## b8Xb8_s16
module b8Xb8_s16( 
  input clk,
  input rst_n, 
  input [7:0] in1_0  ,
  input [7:0] in1_1  ,
  input [7:0] in1_2  ,
  input [7:0] in1_3  ,
  input [7:0] in1_4  ,
  input [7:0] in1_5  ,
  input [7:0] in1_6  ,
  input [7:0] in1_7  ,
  input [7:0] in1_8  ,
  input [7:0] in1_9  ,
  input [7:0] in1_10 ,
  input [7:0] in1_11 ,
  input [7:0] in1_12 ,
  input [7:0] in1_13 ,
  input [7:0] in1_14 ,
  input [7:0] in1_15 ,
  input [7:0] in2_0  ,
  input [7:0] in2_1  ,
  input [7:0] in2_2  ,
  input [7:0] in2_3  ,
  input [7:0] in2_4  ,
  input [7:0] in2_5  ,
  input [7:0] in2_6  ,
  input [7:0] in2_7  ,
  input [7:0] in2_8  ,
  input [7:0] in2_9  ,
  input [7:0] in2_10 ,
  input [7:0] in2_11 ,
  input [7:0] in2_12 ,
  input [7:0] in2_13 ,
  input [7:0] in2_14 ,
  input [7:0] in2_15 ,
  output [11:0] out
  );
Size: about 270 flip-flops, roughly 45000 um^2 of cells after synthesis.
clock: 3.68 ns
lec_check: 0
cap_margin: 20
core_margin: 2
core_utilization: 72
cts_cluster_size: 23
place_density_lb_addon: 0.26
setup_slack_margin: -0.28
slew_margin: 20
run.sh (not shown) runs the stock make flow with config.mk's settings and CLKGATE_MAP_FILE=.
The starting point did not get past global routing (5_1_grt), error GRT-0116.
Change:
Settings changed: CORE_UTILIZATION 72 to 40, CTS_CLUSTER_SIZE 23 to not set, PLACE_DENSITY_LB_ADDON 0.26 to not set, SETUP_SLACK_MARGIN -0.28 to not set.
Clock period 3.68 ns to 7.5 ns, I/O delays scaled along.
This time the run passed the timing, design-rule and antenna checks.
Die size grows by about 80%.
Synthesized cell count stays the same.
Synthesized area is unchanged.
Change:
Settings changed: CORE_UTILIZATION 40 to 66, MAX_ROUTING_LAYER set to met4.
Clock period 7.5 ns to 4.84 ns, I/O delays scaled along.
Effect:
- With this change the flow reached the layout checks and failed them: negative setup slack
- via count rose by 11%
- setup slack degrades by 2.3 ns
- synthesized cell count stays the same
- non-clock buffer count rises by 674
- cell area is higher by 9.6%
- sequential share of layout area went down by 1.1 points
- hold slack loses 0.53 ns

* * *

job 5920:
b8Xb8_s16 again, from the RTL that the note above started with.
==> flow/config.mk <==
export PLATFORM = sky130hd
export DESIGN_NAME = b8Xb8_s16
export DESIGN_NICKNAME = b8Xb8_s16
export VERILOG_FILES = /design/flow/design.v
export SDC_FILE = /design/flow/constraint.sdc
export NUM_CORES = 4
export LEC_CHECK = 0
export CAP_MARGIN = 20
export CORE_MARGIN = 2
export CORE_UTILIZATION = 72
export CTS_CLUSTER_SIZE = 35
export PLACE_DENSITY_LB_ADDON = 0.26
export SLEW_MARGIN = 20
==> flow/constraint.sdc <==
create_clock -name core_clock -period 3.69 [get_ports {clk}]
set_input_delay 0.7380 -clock core_clock [delete_from_list [all_inputs] [get_ports {clk}]]
set_output_delay 0.7380 -clock core_clock [all_outputs]
set_load 0.01 [all_outputs]
Status: job 5920 FAILED at clock tree synthesis (4_1_cts) (tool error)
Edits applied to the flow inputs when going from job 5920 to job 2999:
Settings: swapping 72 for 17 in CORE_UTILIZATION; clearing PLACE_DENSITY_LB_ADDON, which used to be 0.26; clearing CTS_CLUSTER_SIZE, which used to be 35; swapping 3.69 for 5.74 in the clock period (ns, I/O delays scaled along).
--- outcome ---
Diff job 5920..job 2999 | synthesized cell count | unchanged. Diff job 5920..job 2999 | number of register bits inferred by synthesis | unchanged. Job 2999 completed every stage of the flow, and the final layout passed the timing, design-rule and antenna checks. Diff job 5920..job 2999 | mean instance size in the synthesized netlist | unchanged. Lower placer's final routability congestion estimate among job 2999 and job 5920: job 2999. Between job 2999 and job 5920, the floorplan core density is higher for job 5920. Going from job 5920 to job 2999, number of instances in the placed design now sits higher; standard cell area after detailed placement decreased about 6%; die area grew by about 300%; pre-CTS setup slack went up. What job 2999 reported for sum of net half-perimeters after detailed placement has to be multiplied by 1.07 to get the figure for job 5920.
The inputs of job 2361 differ from those of job 2999 as listed below.
Settings: PLACE_DENSITY_LB_ADDON: unset -> 0.26; CORE_UTILIZATION: 17 -> 72; the clock period (ns, I/O delays scaled along): 5.74 -> 5.47.
The flow completed for job 2361, but it is not clean: the layout still shows setup timing. Any difference in footprint of the flip-flops and latches between job 2361 and job 2999 is small enough to ignore. In job 2361 the final setup slack of the worst path turned out 0.35 ns lower than in job 2999. Wire length the detailed router placed on met1: lower on job 2361. | fmax | job 2361 vs job 2999 | worse |. Area figure in the yosys stat output across job 2999 and job 2361: no real change. Re clock skew: job 2999 and job 2361 aren't equal, and the higher value belongs to job 2999. Final-report setup violation count in job 2361 is 7 higher than in job 2999. Final cell count in job 2361 is 2581 lower than in job 2999.
Changes in job 8656 relative to job 2361:
Settings: setting CTS_CLUSTER_SIZE to 54 for the first time; removing PLACE_DENSITY_LB_ADDON (formerly 0.26); setting PLACE_DENSITY to 0.65 for the first time; setting SETUP_SLACK_MARGIN to 1.34 for the first time; changing the clock period (ns, I/O delays scaled along) from 5.47 to 5.28.
Results
Although it ran to completion, job 2361 produced a layout that fails the final checks because of setup timing.
Finished, but not clean: job 8656, with setup timing.
The cell with the largest stage delay on the worst path comes out sky130_fd_sc_hd__fa_1 in one run and sky130_fd_sc_hd__xnor2_2 in the other, namely in job 2361 and job 8656 respectively.
Utilization job 2361 -> job 8656: up
The critical path startpoint comes out prod_10[3]$_DFF_PN0_ in one run and prod_3[7]$_DFF_PN0_ in the other, namely in job 8656 and job 2361 respectively.
Against job 2361, final cell count in job 8656 rose by a few percent.
Delta (job 8656 minus job 2361): final hold slack shows a reduction of 0.13 ns; number of clock buffer instances in the layout moved up.
The following lists how job 3949 was set up differently from job 8656:
Settings: swapping 20 for 5 in CAP_MARGIN; clearing SETUP_SLACK_MARGIN, which used to be 1.34; clearing PLACE_DENSITY, which used to be 0.65; swapping 54 for 40 in CTS_CLUSTER_SIZE; swapping 5.28 for 5.2 in the clock period (ns, I/O delays scaled along).
Results
- As far as count of inserted tapcells goes, job 3949 and job 8656 are indistinguishable; the numbers are identical.
- Looking at period utilization across job 3949 and job 8656, the one that comes out lower is job 3949.
- Against job 8656, job 3949 reports a aggregate global-route resource usage that is lower.
- Job 3949 vs job 8656, worst slew slack as a fraction of its limit went down by 8.7 points.
- Cmp job 3949 and job 8656 / routing usage on met3 / higher: job 8656
- Against job 8656, register-to-register slack in job 3949 came out better.
- Compared with job 8656, job 3949 shows number of fill cells in the layout that has gone up by more than half.
- Although it ran to completion, job 3949 produced a layout that fails the final checks because of setup timing.
- Job 3949: non-clock buffer count higher than job 8656
- Diff job 8656 -> job 3949: highest clock frequency the design can meet increased by 0.023 GHz relative to the old numbers; detailed-route wire length decreased by 29% relative to the old numbers.
For job 7435, these inputs were changed with respect to job 3949:
Settings: changing CORE_UTILIZATION from 72 to 40; removing CTS_CLUSTER_SIZE (formerly 40); changing CAP_MARGIN from 5 to 20; changing the clock period (ns, I/O delays scaled along) from 5.2 to 5.74.
--- outcome ---
Per the final summary, job 7435 finished and its layout is clean on timing, DRC and antenna.
Per the comparison of job 7435 with job 3949, critical path depth moved down, cell count moved up.
Via count: job 7435 better than job 3949
Worst-path maximum fanout: job 7435 vs job 3949 up 1
Taking job 3949 as the reference, in job 7435 buffer and inverter count on the worst path has decreased, minimum period implied by the final worst setup slack has decreased.
As far as CTS clock-pin slew for the worst setup and hold paths is concerned, job 3949 and job 7435 perform about the same.
Job 7435 gives more worst setup slack before clock tree synthesis than job 3949 did.
Job 3949 → job 7435: sequential share of layout area up 0.40 points, wire length of the first global-routing pass down about 3.5%, biggest cell delay along the critical path down 0.03 ns.
